## run A
==> flow/design.v <==
module apb_master #(
    parameter DATA_WD = 8,
    parameter ADDR_WD = 8
) (
    input                         clk,
    input                         rst_n,
    input [DATA_WD + ADDR_WD : 0] cmd_in,
    input                         cmd_vld,
    input [DATA_WD - 1 : 0]       prdata,
    input                         pready,
    output                        cmd_rdy,
    output                        psel,
    output                        penable,
    output                        pwrite,
    output [ADDR_WD - 1 : 0]      paddr,
    output [DATA_WD - 1 : 0]      pwdata,
    output                        read_vld,
    output [DATA_WD - 1 : 0]      read_data
);
localparam [1:0] IDLE = 2'b00;
localparam [1:0] SETUP = 2'b01;
localparam [1:0] ACCESS = 2'b11;
reg [1:0] state,next_state;
reg r_psel,r_penable;
assign psel = r_psel;
assign penable = r_penable;
reg [DATA_WD + ADDR_WD : 0] r_cmd_in;
wire cmd_fire;
assign cmd_fire = cmd_vld && cmd_rdy;
assign cmd_rdy = state == IDLE;
always @(posedge clk or negedge rst_n) begin
    if(!rst_n) begin
        state <= IDLE;
    end
    else begin
        state <= next_state;
    end
end
always @(*) begin
    case(state)
        IDLE: begin
            if(cmd_fire) begin
                next_state = SETUP;
            end
            else begin
                next_state = IDLE;
            end
        end
        SETUP: begin
            next_state = ACCESS;
        end
        ACCESS: begin
            if(pready) begin
                next_state = IDLE;
            end
            else begin
                next_state = ACCESS;
            end
        end
        default: begin
            next_state = IDLE;
        end
    endcase
end
always @(*) begin
    r_psel = 'b0;
    r_penable = 'b0;
    case(state)
        IDLE: begin
        end
        SETUP: begin
            r_psel = 1'b1;
        end
        ACCESS: begin
            r_psel = 1'b1;
            r_penable = 1'b1;
        end
        default: begin
        end
    endcase
end
always @(posedge clk or negedge rst_n) begin
    if(!rst_n) begin
        r_cmd_in <= 'b0;
    end
    else if(cmd_fire) begin
        r_cmd_in <= cmd_in;
    end
end
assign paddr  = r_cmd_in[DATA_WD + ADDR_WD - 1 : DATA_WD];
assign pwdata = r_cmd_in[DATA_WD - 1 : 0];
assign pwrite = r_cmd_in[DATA_WD + ADDR_WD];
assign read_data = prdata;
assign read_vld = ~pwrite && pready;
endmodule
module apb_slave #(
    parameter DATA_WD = 8,
    parameter ADDR_WD = 8 
) (
    input                    clk,
    input                    rst_n,
    input                    psel,
    input                    penable,
    input                    pwrite,
    input  [ADDR_WD - 1 : 0] paddr,
    input  [DATA_WD - 1 : 0] pwdata,
    output [DATA_WD - 1 : 0] prdata,
    output                   pready
);
localparam ADDR_MAX = (1 << ADDR_WD);
reg [DATA_WD - 1 : 0] mem [ADDR_MAX - 1 : 0];
localparam [1:0] IDLE = 2'b00;
localparam [1:0] SETUP = 2'b01;
localparam [1:0] ACCESS = 2'b11; 
reg [1:0] state,next_state;
wire apb_fire;
assign apb_fire = psel && penable && pready;
always @(posedge clk or negedge rst_n) begin
    if(!rst_n) begin
        state <= IDLE;
    end
    else begin
        state <= next_state;
    end
end
always @(*) begin
    case(state) 
        IDLE: begin
            if(psel) begin
                next_state = SETUP;
            end
            else begin
                next_state = IDLE;
            end
        end
        SETUP: begin
            next_state = ACCESS;
        end
        ACCESS: begin
            if(!pready) begin
                next_state = ACCESS;
            end
            else if(psel) begin
                next_state = SETUP;
            end
            else begin
                next_state = IDLE;
            end
        end
        default: begin
            next_state = IDLE;
        end
    endcase
end
reg r_pready;
assign pready = r_pready;
always @(*) begin
    case(state)
        IDLE: begin
            r_pready = 1'b0;            
        end 
        SETUP: begin
            r_pready = 1'b0;            
        end
        ACCESS: begin
            if(psel && penable) begin
                r_pready = 1'b1;
            end
            else begin
                r_pready = 1'b0;
            end
        end
        default: begin
            r_pready = 1'b0;
        end
    endcase
end
always @(posedge clk) begin
    if(apb_fire && pwrite) begin
        mem[paddr] <= pwdata;
    end
end
assign prdata = mem[paddr];
endmodule
module apb_top #(
    parameter DATA_WD = 8,
    parameter ADDR_WD = 8 
) (
    input                         clk,
    input                         rst_n,
    input [DATA_WD + ADDR_WD : 0] cmd_in,
    input                         cmd_vld,
    output                        cmd_rdy,
    output                        read_vld,
    output [DATA_WD - 1 : 0]      read_data
);
    wire psel,penable,pwrite,pready;
    wire [DATA_WD - 1 : 0] pwdata;
    wire [ADDR_WD - 1 : 0] paddr;
    wire [DATA_WD - 1 : 0] prdata;
   apb_master  #(
              .DATA_WD(DATA_WD),
              .ADDR_WD(ADDR_WD)
            )u_apb_master(
              .clk(clk),
              .rst_n(rst_n),
              .cmd_in(cmd_in),
              .cmd_vld(cmd_vld),
              .prdata(prdata),
              .pready(pready),
              .cmd_rdy(cmd_rdy),
              .psel(psel),
              .penable(penable),
              .pwrite(pwrite),
              .paddr(paddr),
              .pwdata(pwdata),
              .read_vld(read_vld),
              .read_data(read_data)
            );
   apb_slave  #(
             .DATA_WD(DATA_WD),
             .ADDR_WD(ADDR_WD)
           )u_apb_slave(
             .clk(clk),
             .rst_n(rst_n),
             .psel(psel),
             .penable(penable),
             .pwrite(pwrite),
             .paddr(paddr),
             .pwdata(pwdata),
             .prdata(prdata),
             .pready(pready)
           );
endmodule
==> flow/config.mk <==
export PLATFORM = sky130hd
export DESIGN_NAME = apb_top
export DESIGN_NICKNAME = apb_top
export VERILOG_FILES = /design/flow/design.v
export SDC_FILE = /design/flow/constraint.sdc
export NUM_CORES = 4
export LEC_CHECK = 0
export CAP_MARGIN = 15
export CORE_ASPECT_RATIO = 1.53
export CORE_MARGIN = 3
export CORE_UTILIZATION = 40
export CTS_CLUSTER_SIZE = 13
export GPL_ROUTABILITY_DRIVEN = 0
export GPL_TIMING_DRIVEN = 1
export MAX_ROUTING_LAYER = met5
export SLEW_MARGIN = 20
==> flow/constraint.sdc <==
create_clock -name core_clock -period 3.59 [get_ports {clk}]
set_input_delay 0.7180 -clock core_clock [delete_from_list [all_inputs] [get_ports {clk}]]
set_output_delay 0.7180 -clock core_clock [all_outputs]
set_load 0.01 [all_outputs]
run.sh (not shown) runs the stock make flow with config.mk's settings and CLKGATE_MAP_FILE=.
In run A the implementation ran to completion but is not tape-out ready, as the final checks report negative setup slack.
## Diff of input files: run B against run A
- TNS_END_PERCENT newly set to 50
- MIN_ROUTING_LAYER newly set to met1
- GPL_ROUTABILITY_DRIVEN changed from 0 to 1
- HOLD_SLACK_MARGIN newly set to 0.1
- CORE_UTILIZATION changed from 40 to 50
- CAP_MARGIN changed from 15 to 10
- ABC_AREA newly set to 0
- CELL_PAD_IN_SITES_DETAIL_PLACEMENT newly set to 0
- CORE_ASPECT_RATIO changed from 1.53 to 1.51
Results
Run B ran in full, but the layout does not pass; the checks complain about negative setup slack. input port to asynchronous set/reset pin as the class of the worst hold path was reported by run A, and register to register by run B. Per the comparison of run B with run A, total net switching power -about 1%, internal power component did not really move, met1 demand-to-capacity share in global routing now larger. Compared with run A, in run B final area shows a reduction of about 1.5%, maximum frequency from static timing analysis shows a reduction of 2.0%. Summary of run B over run A: non-clock buffer count down 42; sum of net half-perimeters after detailed placement down 1600 um; portion of the layout cell area used by non-clock buffers down 0.40 points.
The following lists how run C was set up differently from run B:
- a deleted MAX_ROUTING_LAYER that had been met5
- a deleted CTS_CLUSTER_SIZE that had been 13
- a deleted GPL_ROUTABILITY_DRIVEN that had been 1
- a deleted TNS_END_PERCENT that had been 50
- a deleted HOLD_SLACK_MARGIN that had been 0.1
- a change of CORE_UTILIZATION from 50 to 72
- a deleted CORE_ASPECT_RATIO that had been 1.51
- a deleted GPL_TIMING_DRIVEN that had been 1
- a deleted MIN_ROUTING_LAYER that had been met1
- a deleted CELL_PAD_IN_SITES_DETAIL_PLACEMENT that had been 0
- a change of CORE_MARGIN from 3 to 2
- an added SETUP_SLACK_MARGIN of -0.16
- a change of ABC_AREA from 0 to 1
- an added CTS_CLUSTER_DIAMETER of 352
- a change of the clock period (ns, I/O delays scaled along) from 3.59 to 3.36
### Flow results
Compared with run B, run C improves worst setup slack. Of run B and run C, the higher total power belongs to run C. On sequential share of layout area: run C sits below run B. Power consumed by the clock network (run C / run B): 1.17. Re non-clock buffering overhead in the final layout: run B and run C aren't equal, and the higher value belongs to run B. Clock network power share: run B and run C compared, higher one is run C. Run C completed end to end; final checks failed (negative setup slack). In the flow results for run B and run C, the met2 capacity usage during global routing is smaller on run B.
--- input diff run C..run D ---
- swapping 72 for 24 in CORE_UTILIZATION
- swapping 10 for 20 in CAP_MARGIN
- clearing ABC_AREA, which used to be 1
- clearing CTS_CLUSTER_DIAMETER, which used to be 352
- clearing SETUP_SLACK_MARGIN, which used to be -0.16
- putting PLACE_DENSITY at 0.6 where nothing was set
- swapping 3.36 for 5.96 in the clock period (ns, I/O delays scaled along)
[summary]
- Run C finished all stages; however, its layout fails the closing checks, the failures being negative setup slack.
- The final layout from run D, which completed every stage, passed the timing, design-rule and antenna checks at the end of the flow.
- Run D reports its destination of the critical timing path as read_data[6] while run C reports read_data[5].
- Worst min-delay path class: input port to register -> run C, input port to asynchronous set/reset pin -> run D
- Changes observed in run D relative to run C: synthesized-area fraction occupied by and/or/nand/nor cells went down 22 points; area of the die climbed 180%; sequential share of layout area went up by 4.9 points; number of global-route vias before repair fell by 20400; non-filler instance count after layout went down 1926.
- Of the two candidates, run C has the worse final HPWL from detailed placement and run D the better one.
- multiplexers as the main logic family after synthesis was reported by run D, and simple AND/OR/NAND/NOR gates by run C.
- From run C to run D the numbers moved as follows: switching fraction of total power shows a reduction of 3.2 points, synthesized cell count shows a reduction of 56%, utilization of the core after routing shows a reduction of 56 points.
For run E, these inputs were changed with respect to run D:
- swapping 20 for 10 in CAP_MARGIN
- putting ABC_AREA at 0 where nothing was set
- putting CTS_CLUSTER_DIAMETER at 352 where nothing was set
- clearing PLACE_DENSITY, which used to be 0.6
- swapping 24 for 72 in CORE_UTILIZATION
- putting SETUP_SLACK_MARGIN at -0.33 where nothing was set
- swapping 5.96 for 3.36 in the clock period (ns, I/O delays scaled along)
[summary]
Run E finished all stages; however, its layout fails the closing checks, the failures being negative setup slack. Comparing run E and run D, the higher worst setup slack after placement was measured on run D. Diff run E and run D: setup slack higher in run D. Taking run E as 1.0, run D lands at 0.889 on detailed-route via count. Run E vs run D on final RePlAce weighted congestion: run E is the higher one.
For run F, these inputs were changed with respect to run E:
- a change of CAP_MARGIN from 10 to 20
- a deleted CTS_CLUSTER_DIAMETER that had been 352
- a deleted SETUP_SLACK_MARGIN that had been -0.33
- a deleted ABC_AREA that had been 0
- an added PLACE_DENSITY of 0.95
- a change of the clock period (ns, I/O delays scaled along) from 3.36 to 3.73
## What came out
Run F: it failed with a tool error in global routing, so there are no final results. Reported for run F and run E, register bit total from synthesis turned out identical to the last digit. Run F — post-CTS setup buffer count 1 lower, run E as reference. Floorplan die height came out exactly the same in run F and run E. [compare] base=run E new=run F: worst-case clock buffer depth essentially unchanged, die boundary width roughly the same, number of I/O port buffers essentially unchanged. Summary of run F over run E: cell count listed in synth_stat.txt saw little to no change; HPWL after detailed placement saw an increase; post-place instance area saw a decrease. Die area: run E vs run F, no meaningful difference. Run F ends up with a number of gates resized after CTS that is 42 lower than in run E.
Power is estimated from default activity; no workload was simulated.
